Setup of JK:
==> flow/design.v (excerpt) <==
module ArbTop #(
    parameter   FIFO_DEPTH = 8,
    parameter   WIDTH = 64
)(
    input                       CLK,
    input                       ASynReset_N,
    input                       i_DataValid_A, i_DataValid_B, i_DataValid_C,
    input       [WIDTH-1:0]     i_DataIn_A,    i_DataIn_B,    i_DataIn_C,
    input                       i_DataGrant_D,
    output wire                 o_DataValid_D,
    output wire [WIDTH-1:0]     o_DataOut_D,
    output wire                 o_DataGrant_A, o_DataGrant_B, o_DataGrant_C
);
Size: roughly 3000 cells after synthesis, ~1400 flip-flops, ~52000 um2 of cells after synthesis.
==> flow/config.mk <==
export PLATFORM = sky130hd
export DESIGN_NAME = ArbTop
export DESIGN_NICKNAME = ArbTop
export VERILOG_FILES = /design/flow/design.v
export SDC_FILE = /design/flow/constraint.sdc
export NUM_CORES = 4
export LEC_CHECK = 0
export ABC_AREA = 0
export CAP_MARGIN = 35
export CELL_PAD_IN_SITES_DETAIL_PLACEMENT = 2
export CORE_MARGIN = 9
export CORE_UTILIZATION = 40
export MAX_ROUTING_LAYER = met4
export MIN_ROUTING_LAYER = met2
export PLACE_DENSITY_LB_ADDON = 0.07
export SLEW_MARGIN = 20
==> flow/constraint.sdc <==
create_clock -name core_clock -period 4.05 [get_ports {CLK}]
set_input_delay 0.8100 -clock core_clock [delete_from_list [all_inputs] [get_ports {CLK}]]
set_output_delay 0.8100 -clock core_clock [all_outputs]
set_load 0.01 [all_outputs]
run.sh (not shown) runs the stock make flow with config.mk's settings and CLKGATE_MAP_FILE=.
Although JK finished all stages, its layout failed final checks on negative setup slack.
Setup changes, JK to MS
- removing ABC_AREA (formerly 0)
- removing PLACE_DENSITY_LB_ADDON (formerly 0.07)
- removing CELL_PAD_IN_SITES_DETAIL_PLACEMENT (formerly 2)
- changing CORE_MARGIN from 9 to 2
- removing MAX_ROUTING_LAYER (formerly met4)
- removing MIN_ROUTING_LAYER (formerly met2)
- changing CAP_MARGIN from 35 to 20
- changing CORE_UTILIZATION from 40 to 68
- changing the clock period (ns, I/O delays scaled along) from 4.05 to 3.15
Notes after the runs:
Finished, but not clean: MS, with negative setup slack. Looking at peak fanout along the critical path, MS sits below JK. Looking at global-route usage, MS sits 1.0 points below JK. MS against JK: combinational power share higher, final worst slack now larger, worst hold slack decreased by 110 ps relative to the old numbers, non-clock buffer count picked up an extra 110. Comparing clock network power share for MS and JK, the bigger number came from JK. Summary of MS over JK: switching part of the total decreased 1.4 points; routed length on met1 climbed 54000 um; area growth from synthesis to final layout picked up an extra 1.0 points; number of iterations in the first detailed-routing pass saw an increase.
#### Input delta (AL over MS)
- SETUP_SLACK_MARGIN: unset -> -0.24
- CORE_UTILIZATION: 68 -> 40
- the clock period (ns, I/O delays scaled along): 3.15 -> 4.93
Findings:
Across MS and AL, a clean result was obtained everywhere but in MS. In MS the implementation ran to completion but is not tape-out ready, as the final checks report negative setup slack. Sum of buffers and inverters on the critical path is higher on MS. Where minimum setup slack after placement is concerned, MS is outperformed by AL. AL: post-cts resize count 247 below MS. Final worst hold slack (lower): MS. MS ended up with o_DataOut_D[35] as its end point of the critical path; AL ended up with o_DataOut_D[60]. Delta (AL minus MS): pin count of the biggest net entering global routing went down by 36%, overall power after layout shrank by 16000 uW. AL gives less fraction of area in multi-input gates than MS did. AL — tightest slew margin relative to the limit 4.7 points higher, MS as reference. Compare AL and MS | relative contribution of combinational cells to total power lower: AL. NOTE: wire length in AL falls short of that of MS. Compared with MS, AL improves cell area.
For TR, these inputs were changed with respect to AL:
- a change of SETUP_SLACK_MARGIN from -0.24 to 0.19
- an added PLACE_DENSITY_LB_ADDON of 0.2
- a change of CAP_MARGIN from 20 to 25
- a change of SLEW_MARGIN from 20 to 0
- an added CTS_CLUSTER_SIZE of 36
- a change of CORE_UTILIZATION from 40 to 39
- an added ABC_AREA of 1
- a change of CORE_MARGIN from 2 to 3
[summary]
TR: instance count after placement with tap cells included 1437 above AL
In terms of clock-pin slew on the worst setup and hold paths, AL and TR differ only marginally.
Changes observed in TR relative to AL: maximum frequency shrank by 0.0019 GHz; post-synth area from yosys stat grew by 1.9%; non-clock buffer count grew by 24.

* * *

Starting RTL as in the previous note.
export LEC_CHECK = 0
export ABC_AREA = 1
export CAP_MARGIN = 40
export CORE_MARGIN = 2
export CORE_UTILIZATION = 72
export CTS_CLUSTER_DIAMETER = 336
export CTS_CLUSTER_SIZE = 17
export SETUP_SLACK_MARGIN = -0.28
export SLEW_MARGIN = 20
export TNS_END_PERCENT = 70
create_clock -name core_clock -period 2.74 [get_ports {CLK}]
The baseline finished but fails on negative setup slack.
==> next run, changes <==
ABC_AREA = not set   (was 1)
CAP_MARGIN = 20   (was 40)
CORE_UTILIZATION = 67   (was 72)
CTS_CLUSTER_DIAMETER = not set   (was 336)
CTS_CLUSTER_SIZE = not set   (was 17)
SETUP_SLACK_MARGIN = not set   (was -0.28)
TNS_END_PERCENT = not set   (was 70)
Effect: The changed run produced a layout that fails on negative setup slack; clock power goes up by 42%; hold slack gains 0.29 ns; final cell count goes down by 19%; total power goes up by 12%; count of clock-buffer cells in the layout goes up by 33; critical path depth does not change; wire length goes down by 3.3%; setup slack loses 0.23 ns; first-iteration DRC count goes down by 18%; clock skew stays flat; non-clock buffer count goes up by 111.
==> next run, changes <==
CAP_MARGIN = 40   (was 20)
CORE_UTILIZATION = 70   (was 67)
SETUP_SLACK_MARGIN = 0.67   (was not set)
After rerunning:
- The new run ran to the end with violations: negative setup slack
- design area grows by about 2.4%
- area after synthesis stays the same
- die size shrinks by 4.2%
- worst setup slack gains 0.025 ns
- total power grows by 2.6%
- cell count shrinks by about 0.5%
- flip-flop count does not change
- global-route usage grows by 3.1 points
- critical path depth stays the same
- non-clock buffer count grows by 57
==> next run, changes <==
ABC_AREA = 0   (was not set)
CORE_UTILIZATION = 72   (was 70)
CTS_CLUSTER_DIAMETER = 77   (was not set)
CTS_CLUSTER_SIZE = 17   (was not set)
SETUP_SLACK_MARGIN = -0.28   (was 0.67)
TNS_END_PERCENT = 70   (was not set)
What happened: The new run completed and failed the layout checks on negative setup slack; first-iteration DRC count decreases by 25%; die area decreases by 2.7%; worst setup slack gains 0.074 ns; non-clock buffer count decreases by 133.
==> next run, changes <==
ABC_AREA = not set   (was 0)
CAP_MARGIN = 20   (was 40)
CORE_MARGIN = 3   (was 2)
CTS_CLUSTER_DIAMETER = not set   (was 77)
CTS_CLUSTER_SIZE = 36   (was 17)
PLACE_DENSITY = 0.59   (was not set)
SETUP_SLACK_MARGIN = -0.12   (was -0.28)
SLEW_MARGIN = 15   (was 20)
TNS_END_PERCENT = not set   (was 70)
The changed run reached the layout checks and failed them: negative setup slack. Hold slack improved by 0.14 ns. Register-to-register slack improved by 0.08 ns. Core utilization is higher by 4.6 points. Cell count is higher by 2.1%. Area after synthesis does not change. Die size is higher by 1.5%. Final area is higher by 4.3%. Worst setup slack got worse by 0.092 ns. Global-route usage is higher by 5.1 points.
Power and IR drop assume default switching activity.
